## run 1
Design mult32x32, start of the top module:
module mult32x32 (
    input logic clk,             
    input logic reset,           
    input logic start,           
    input logic [31:0] a,        
    input logic [31:0] b,        
    output logic busy,           
    output logic [63:0] product  
);
For scale: roughly 1500 cells after synthesis, roughly 73 flip-flops, roughly 130 I/O pins, roughly 12000 sq um of cells after synthesis.
Settings: LEC_CHECK=0, CAP_MARGIN=20, CORE_ASPECT_RATIO=0.74, CORE_MARGIN=2, CORE_UTILIZATION=40, CTS_CLUSTER_DIAMETER=307, SLEW_MARGIN=20; clock period 18.9 ns.
run.sh (not shown) runs the stock make flow with config.mk's settings and CLKGATE_MAP_FILE=.
## Diff of input files: run 2 against run 1
diff --git a/flow/config.mk b/flow/config.mk
--- a/flow/config.mk
+++ b/flow/config.mk
@@ -9 +8,0 @@
-export CORE_ASPECT_RATIO = 0.74
@@ -11,2 +10 @@
-export CORE_UTILIZATION = 40
-export CTS_CLUSTER_DIAMETER = 307
+export CORE_UTILIZATION = 50
@@ -13,0 +12 @@
+export TNS_END_PERCENT = 15
==> flow/constraint.sdc <==
create_clock -name core_clock -period 8.16 [get_ports {clk}]
set_input_delay 1.6320 -clock core_clock [delete_from_list [all_inputs] [get_ports {clk}]]
set_output_delay 1.6320 -clock core_clock [all_outputs]
set_load 0.01 [all_outputs]
==> results <==
- Going from run 1 to run 2, final worst-path setup slack lost 6.82 ns, count of non-CTS buffers in the layout increased by about 330% relative to the old numbers, critical path required time has decreased, clock skew saw an increase.
- Nothing crashed in run 2 and all stages finished; the problem is that the final layout failed, the offending checks being negative setup slack.
- Diff run 1 -> run 2: cell count has increased, utilization has increased, chip footprint has decreased, horizontal extent of the die has decreased.
- Run 2 reports a higher standard cell area after detailed placement than run 1 does.

========
Starting RTL as in the previous note.
make LEC_CHECK=0 CAP_MARGIN=20 CORE_MARGIN=2 CORE_UTILIZATION=54 CTS_CLUSTER_DIAMETER=43 CTS_CLUSTER_SIZE=52 SLEW_MARGIN=20 TNS_END_PERCENT=15 finish   # period 8.16 ns
The baseline produced a layout that fails on negative setup slack.
==> next run, changes <==
--- a/flow/config.mk
+++ b/flow/config.mk
@@ -11,2 +10,0 @@
-export CTS_CLUSTER_DIAMETER = 43
-export CTS_CLUSTER_SIZE = 52
@@ -14 +11,0 @@
-export TNS_END_PERCENT = 15
==> flow/constraint.sdc (replaced) <==
create_clock -name core_clock -period 6.16 [get_ports {clk}]
set_input_delay 1.2320 -clock core_clock [delete_from_list [all_inputs] [get_ports {clk}]]
set_output_delay 1.2320 -clock core_clock [all_outputs]
set_load 0.01 [all_outputs]
The changed run completed and failed the layout checks on negative setup slack.
Die area does not change.
Routed wire length decreases by 23%.
Worst setup slack loses 0.34 ns.
Cell area is lower by 4.0%.
==> next run, changes <==
--- a/flow/config.mk
+++ b/flow/config.mk
@@ -10 +10,2 @@
-export CORE_UTILIZATION = 54
+export CORE_UTILIZATION = 62
+export PLACE_DENSITY = 0.4
==> flow/constraint.sdc (replaced) <==
create_clock -name core_clock -period 10.4 [get_ports {clk}]
set_input_delay 2.0800 -clock core_clock [delete_from_list [all_inputs] [get_ports {clk}]]
set_output_delay 2.0800 -clock core_clock [all_outputs]
set_load 0.01 [all_outputs]
=> With this change the flow finished clean; utilization goes down by 9.1 points; register-to-register slack gets better by 3.5 ns; routed wire length went down by 25%; final area goes down by 23%; flip-flop count does not change; area after synthesis stays the same; setup slack improved by 2.9 ns; cell count goes down by 16%; non-clock buffer count goes down by 333.

========
Starting RTL as in the previous note.
Settings: LEC_CHECK=0, ABC_AREA=1, CAP_MARGIN=20, CORE_MARGIN=10, CORE_UTILIZATION=19, HOLD_SLACK_MARGIN=0.08, MIN_ROUTING_LAYER=met2, SLEW_MARGIN=20; clock period 12.0 ns.
Rerun with:
--- a/flow/config.mk
+++ b/flow/config.mk
@@ -8 +7,0 @@
-export ABC_AREA = 1
@@ -10,4 +9,4 @@
-export CORE_MARGIN = 10
-export CORE_UTILIZATION = 19
-export HOLD_SLACK_MARGIN = 0.08
-export MIN_ROUTING_LAYER = met2
+export CORE_ASPECT_RATIO = 0.5
+export CORE_MARGIN = 2
+export CORE_UTILIZATION = 42
+export SETUP_SLACK_MARGIN = -0.87
@@ -14,0 +14 @@
+export TNS_END_PERCENT = 15
After rerunning: Synthesized cell count drops by 26%. Die size drops by 63%. Register-to-register slack is worse by 0.94 ns. Design area drops by 12%. Clock-buffer cell count climbs by 1.
Rerun with:
--- a/flow/config.mk
+++ b/flow/config.mk
@@ -9 +9 @@
-export CORE_ASPECT_RATIO = 0.5
+export CORE_ASPECT_RATIO = 1.41
@@ -11,2 +11,2 @@
-export CORE_UTILIZATION = 42
-export SETUP_SLACK_MARGIN = -0.87
+export CORE_UTILIZATION = 60
+export SETUP_SLACK_MARGIN = -1.2
@@ -14 +13,0 @@
-export TNS_END_PERCENT = 15
Result:
- maximum frequency came out higher by about 2.3%
- routed wire length came out lower by 7.3%
- cell area came out lower by 1.3%
- core utilization came out higher by 20 points
Rerun with:
--- a/flow/config.mk
+++ b/flow/config.mk
@@ -8,3 +8,3 @@
-export CAP_MARGIN = 20
-export CORE_ASPECT_RATIO = 1.41
-export CORE_MARGIN = 2
+export CAP_MARGIN = 0
+export CORE_ASPECT_RATIO = 0.5
+export CORE_MARGIN = 8
The changed run finished with timing, DRC and antenna clean.
Cell count climbs by 1.0%.
Routed wire length came out higher by 3.0%.
Worst setup slack gets worse by 0.072 ns.
First-iteration DRC count went up by 34%.
Non-clock buffer count went up by 1.
Via count barely changes.
Die area rose by 19%.
Critical path depth rose by 5.
Design area stays flat.
Rerun with:
--- a/flow/config.mk
+++ b/flow/config.mk
@@ -8,4 +8,6 @@
-export CAP_MARGIN = 0
-export CORE_ASPECT_RATIO = 0.5
-export CORE_MARGIN = 8
-export CORE_UTILIZATION = 60
+export CAP_MARGIN = 20
+export CORE_ASPECT_RATIO = 1.41
+export CORE_MARGIN = 2
+export CORE_UTILIZATION = 66
+export CTS_CLUSTER_DIAMETER = 208
+export CTS_CLUSTER_SIZE = 100
@@ -13,0 +16 @@
+export TNS_END_PERCENT = 25
What happened:
- global-route usage rose by 7.5 points
- sequential share of layout area stays flat
- routed wire length fell by 5.0%
- first-iteration DRC count fell by 15%
- setup slack degrades by 0.089 ns
- count of clock-buffer cells in the layout fell by 1
- non-clock buffer count rose by 2
- cell count fell by 1.5%
- utilization rose by 8.2 points
- design area barely changes
